==> flow/design.v <==
module dff(out_a, in_a, clk);
	parameter bitwidth = 8;
	input signed[bitwidth - 1:0]in_a;
	input clk;
	output signed[bitwidth - 1:0]out_a;
	reg signed[bitwidth - 1:0]out_a;
	always@(posedge clk)
		out_a <= in_a;
 endmodule
module mul(out, in_c, in_a);
	input signed[7:0] in_a, in_c;
	output signed[13:0] out;
	wire signed[15:0]sum;
	assign sum = in_a * in_c;
	assign out = sum[15:2];
endmodule
module adder(sum, a, b, c, d);
	parameter bitwidth = 14;
	input signed[bitwidth - 1:0]a, b, c, d;
	output signed[bitwidth + 1:0]sum;
	assign sum = a + b + c + d;
endmodule
module total_fir(total_out, x_in, clk);
	input clk;
	input signed[7:0]x_in;
	output signed[15:0]total_out;
	wire signed[7:0]c0 = 8'b0_0010001;
	wire signed[7:0]c1 = 8'b1_1010111;
	wire signed[7:0]c2 = 8'b0_0011000;
	wire signed[7:0]c3 = 8'b1_1000110;
	wire signed[7:0]c4 = 8'b1_0001100;
	wire signed[7:0]c5 = 8'b0_1010110;
	wire signed[7:0]c6 = 8'b1_0011010;
	wire signed[7:0]c7 = 8'b0_0111010;
	wire signed[7:0]c8 = 8'b1_1110000;
	wire signed[7:0]c9 = 8'b0_1111111;
	wire signed[7:0]c10 = 8'b0_0001111;
	wire signed[7:0]c11 = 8'b1_1110111;
	wire signed[7:0]c12 = 8'b1_1101011;
	wire signed[7:0]c13 = 8'b1_0110110;
	wire signed[7:0]c14 = 8'b1_0111100;
	wire signed[7:0]c15 = 8'b1_1010000;
	wire signed[7:0]in_a;
	wire signed[7:0]d1_eigh_out, d2_eigh_out, d3_eigh_out, d4_eigh_out, d5_eigh_out, d6_eigh_out,
					d7_eigh_out, d8_eigh_out, d9_eigh_out, d10_eigh_out, d11_eigh_out, d12_eigh_out,
					d13_eigh_out, d14_eigh_out, d15_eigh_out, d16_eigh_out;
	wire signed[13:0]m1_out, m2_out, m3_out, m4_out, m5_out, m6_out, m7_out, m8_out, m9_out, m10_out,
					m11_out, m12_out, m13_out, m14_out, m15_out, m16_out; 
	wire signed[13:0]d1_fort_out, d2_fort_out, d3_fort_out,  d4_fort_out, d5_fort_out, d6_fort_out,
					d7_fort_out, d8_fort_out, d9_fort_out, d10_fort_out, d11_fort_out, d12_fort_out,
					d13_fort_out, d14_fort_out, d15_fort_out, d16_fort_out;
	wire signed[15:0]a1_out, a2_out, a3_out, a4_out;
	wire signed[15:0]d1_sixt_out, d2_sixt_out, d3_sixt_out, d4_sixt_out;
	wire signed[17:0]total_tmp, a5_out;
	assign in_a = x_in;
	dff #(8) dff_1_eigh( .out_a(d1_eigh_out), .in_a(in_a), .clk(clk) );
	mul mul_1( .out(m1_out), .in_c(c15), .in_a(d1_eigh_out) );
	dff #(14) dff_1_fort( .out_a(d1_fort_out), .in_a(m1_out), .clk(clk) );
	dff #(8) dff_2_eigh( .out_a(d2_eigh_out), .in_a(d1_eigh_out), .clk(clk) );
	mul mul_2( .out(m2_out), .in_c(c14), .in_a(d2_eigh_out) );
	dff #(14) dff_2_fort( .out_a(d2_fort_out), .in_a(m2_out), .clk(clk) );
	dff #(8) dff_3_eigh( .out_a(d3_eigh_out), .in_a(d2_eigh_out), .clk(clk) );
	mul mul_3( .out(m3_out), .in_c(c13), .in_a(d3_eigh_out) );
	dff #(14) dff_3_fort( .out_a(d3_fort_out), .in_a(m3_out), .clk(clk) );
	dff #(8) dff_4_eigh( .out_a(d4_eigh_out), .in_a(d3_eigh_out), .clk(clk) );
	mul mul_4( .out(m4_out), .in_c(c12), .in_a(d4_eigh_out) );
	dff #(14) dff_4_fort( .out_a(d4_fort_out), .in_a(m4_out), .clk(clk) );
	adder #(14) adder_1( .sum(a1_out), .a(d1_fort_out), .b(d2_fort_out), .c(d3_fort_out), .d(d4_fort_out) );
	dff #(16) dff_1_sixt( .out_a(d1_sixt_out), .in_a(a1_out), .clk(clk) );
	dff #(8) dff_5_eigh( .out_a(d5_eigh_out), .in_a(d4_eigh_out), .clk(clk) );
	mul mul_5( .out(m5_out), .in_c(c11), .in_a(d5_eigh_out) );
	dff #(14) dff_5_fort( .out_a(d5_fort_out), .in_a(m5_out), .clk(clk) );
	dff #(8) dff_6_eigh( .out_a(d6_eigh_out), .in_a(d5_eigh_out), .clk(clk) );
	mul mul_6( .out(m6_out), .in_c(c10), .in_a(d6_eigh_out) );
	dff #(14) dff_6_fort( .out_a(d6_fort_out), .in_a(m6_out), .clk(clk) );
	dff #(8) dff_7_eigh( .out_a(d7_eigh_out), .in_a(d6_eigh_out), .clk(clk) );
	mul mul_7( .out(m7_out), .in_c(c9), .in_a(d7_eigh_out) );
	dff #(14) dff_7_fort( .out_a(d7_fort_out), .in_a(m7_out), .clk(clk) );
	dff #(8) dff_8_eigh( .out_a(d8_eigh_out), .in_a(d7_eigh_out), .clk(clk) );
	mul mul_8( .out(m8_out), .in_c(c8), .in_a(d8_eigh_out) );
	dff #(14) dff_8_fort( .out_a(d8_fort_out), .in_a(m8_out), .clk(clk) );
	adder #(14) adder_2( .sum(a2_out), .a(d5_fort_out), .b(d6_fort_out), .c(d7_fort_out), .d(d8_fort_out) );
	dff #(16) dff_2_sixt( .out_a(d2_sixt_out), .in_a(a2_out), .clk(clk) );
	dff #(8) dff_9_eigh( .out_a(d9_eigh_out), .in_a(d8_eigh_out), .clk(clk) );
	mul mul_9( .out(m9_out), .in_c(c7), .in_a(d9_eigh_out) );
	dff #(14) dff_9_fort( .out_a(d9_fort_out), .in_a(m9_out), .clk(clk) );
	dff #(8) dff_10_eigh( .out_a(d10_eigh_out), .in_a(d9_eigh_out), .clk(clk) );
	mul mul_10( .out(m10_out), .in_c(c6), .in_a(d10_eigh_out) );
	dff #(14) dff_10_fort( .out_a(d10_fort_out), .in_a(m10_out), .clk(clk) );
	dff #(8) dff_11_eigh( .out_a(d11_eigh_out), .in_a(d10_eigh_out), .clk(clk) );
	mul mul_11( .out(m11_out), .in_c(c5), .in_a(d11_eigh_out) );
	dff #(14) dff_11_fort( .out_a(d11_fort_out), .in_a(m11_out), .clk(clk) );
	dff #(8) dff_12_eigh( .out_a(d12_eigh_out), .in_a(d11_eigh_out), .clk(clk) );
	mul mul_12( .out(m12_out), .in_c(c4), .in_a(d12_eigh_out) );
	dff #(14) dff_12_fort( .out_a(d12_fort_out), .in_a(m12_out), .clk(clk) );
	adder #(14) adder_3( .sum(a3_out), .a(d9_fort_out), .b(d10_fort_out), .c(d11_fort_out), .d(d12_fort_out) );
	dff #(16) dff_3_sixt( .out_a(d3_sixt_out), .in_a(a3_out), .clk(clk) );
	dff #(8) dff_13_eigh( .out_a(d13_eigh_out), .in_a(d12_eigh_out), .clk(clk) );
	mul mul_13( .out(m13_out), .in_c(c3), .in_a(d13_eigh_out) );
	dff #(14) dff_13_fort( .out_a(d13_fort_out), .in_a(m13_out), .clk(clk) );
	dff #(8) dff_14_eigh( .out_a(d14_eigh_out), .in_a(d13_eigh_out), .clk(clk) );
	mul mul_14( .out(m14_out), .in_c(c2), .in_a(d14_eigh_out) );
	dff #(14) dff_14_fort( .out_a(d14_fort_out), .in_a(m14_out), .clk(clk) );
	dff #(8) dff_15_eigh( .out_a(d15_eigh_out), .in_a(d14_eigh_out), .clk(clk) );
	mul mul_15( .out(m15_out), .in_c(c1), .in_a(d15_eigh_out) );
	dff #(14) dff_15_fort( .out_a(d15_fort_out), .in_a(m15_out), .clk(clk) );
	dff #(8) dff_16_eigh( .out_a(d16_eigh_out), .in_a(d15_eigh_out), .clk(clk) );
	mul mul_16( .out(m16_out), .in_c(c0), .in_a(d16_eigh_out) );
	dff #(14) dff_16_fort( .out_a(d16_fort_out), .in_a(m16_out), .clk(clk) );
	adder #(14) adder_4( .sum(a4_out), .a(d13_fort_out), .b(d14_fort_out), .c(d15_fort_out), .d(d16_fort_out) );
	dff #(16) dff_4_sixt( .out_a(d4_sixt_out), .in_a(a4_out), .clk(clk) );
	adder #(16) adder_5( .sum(a5_out), .a(d1_sixt_out), .b(d2_sixt_out), .c(d3_sixt_out), .d(d4_sixt_out) );
	dff #(18) dff_eighteen( .out_a(total_tmp), .in_a(a5_out), .clk(clk) );
	assign total_out = total_tmp[17:2];
endmodule
clock: 5.0 ns
lec_check: 0
cap_margin: 20
cell_pad_in_sites_global_placement: 2
core_margin: 2
core_utilization: 17
gpl_routability_driven: 0
hold_slack_margin: 0.05
slew_margin: 20
run.sh (not shown) runs the stock make flow with config.mk's settings and CLKGATE_MAP_FILE=.
The starting point went through all stages and came out clean.
Rerun with:
--- a/flow/config.mk
+++ b/flow/config.mk
@@ -7,8 +7,14 @@
 export LEC_CHECK = 0
 export CAP_MARGIN = 20
-export CELL_PAD_IN_SITES_GLOBAL_PLACEMENT = 2
+export CELL_PAD_IN_SITES_GLOBAL_PLACEMENT = 1
+export CORE_ASPECT_RATIO = 1.95
 export CORE_MARGIN = 2
-export CORE_UTILIZATION = 17
+export CORE_UTILIZATION = 40
+export CTS_CLUSTER_SIZE = 90
 export GPL_ROUTABILITY_DRIVEN = 0
-export HOLD_SLACK_MARGIN = 0.05
+export GPL_TIMING_DRIVEN = 0
+export HOLD_SLACK_MARGIN = 0.3
+export MIN_ROUTING_LAYER = met2
+export PLACE_DENSITY_LB_ADDON = 0.13
 export SLEW_MARGIN = 20
+export TNS_END_PERCENT = 25
After rerunning:
- cell count decreases by 25%
- core utilization increases by 24 points
- global-route usage increases by 20 points
- register-to-register slack loses 240 ps
- via count increases by 44%
- count of clock-buffer cells in the layout decreases by 13
- final area decreases by about 6%
- worst setup slack loses 240 ps
- sequential share of layout area increases by 1.5 points
Rerun with:
==> flow/config.mk (replaced) <==
export PLATFORM = sky130hd
export DESIGN_NAME = total_fir
export DESIGN_NICKNAME = total_fir
export VERILOG_FILES = /design/flow/design.v
export SDC_FILE = /design/flow/constraint.sdc
export NUM_CORES = 4
export LEC_CHECK = 0
export CAP_MARGIN = 20
export CORE_MARGIN = 2
export CORE_UTILIZATION = 65
export SLEW_MARGIN = 20
==> flow/constraint.sdc (replaced) <==
create_clock -name core_clock -period 3.83 [get_ports {clk}]
set_input_delay 0.7660 -clock core_clock [delete_from_list [all_inputs] [get_ports {clk}]]
set_output_delay 0.7660 -clock core_clock [all_outputs]
set_load 0.01 [all_outputs]
Outcome: The changed run produced a clean layout. Routed wire length goes down by 7.6%. Cell count goes down by 5.5%. Count of clock-buffer cells in the layout goes up by 3. Clock skew goes down by 4.3 ps. Utilization goes up by 33 points. Worst setup slack degrades by 180 ps. Global-route usage goes down by 0.49 points. Sequential share of layout area goes down by 1.2 points. Die size goes down by 38%.
Rerun with:
--- a/flow/config.mk
+++ b/flow/config.mk
@@ -8,4 +8,5 @@
 export CAP_MARGIN = 20
 export CORE_MARGIN = 2
-export CORE_UTILIZATION = 65
+export CORE_UTILIZATION = 72
+export PLACE_DENSITY = 0.67
 export SLEW_MARGIN = 20
==> flow/constraint.sdc (replaced) <==
create_clock -name core_clock -period 3.62 [get_ports {clk}]
set_input_delay 0.7240 -clock core_clock [delete_from_list [all_inputs] [get_ports {clk}]]
set_output_delay 0.7240 -clock core_clock [all_outputs]
set_load 0.01 [all_outputs]
What happened: With this change the flow produced a layout that fails on negative setup slack. Worst hold slack loses 4.2 ps. Setup slack degrades by 310 ps. Count of clock-buffer cells in the layout goes up by 4. Final cell count came out higher by 0.48%. Routed wire length rose by 21%. Global-route usage grows by 5.7 points.
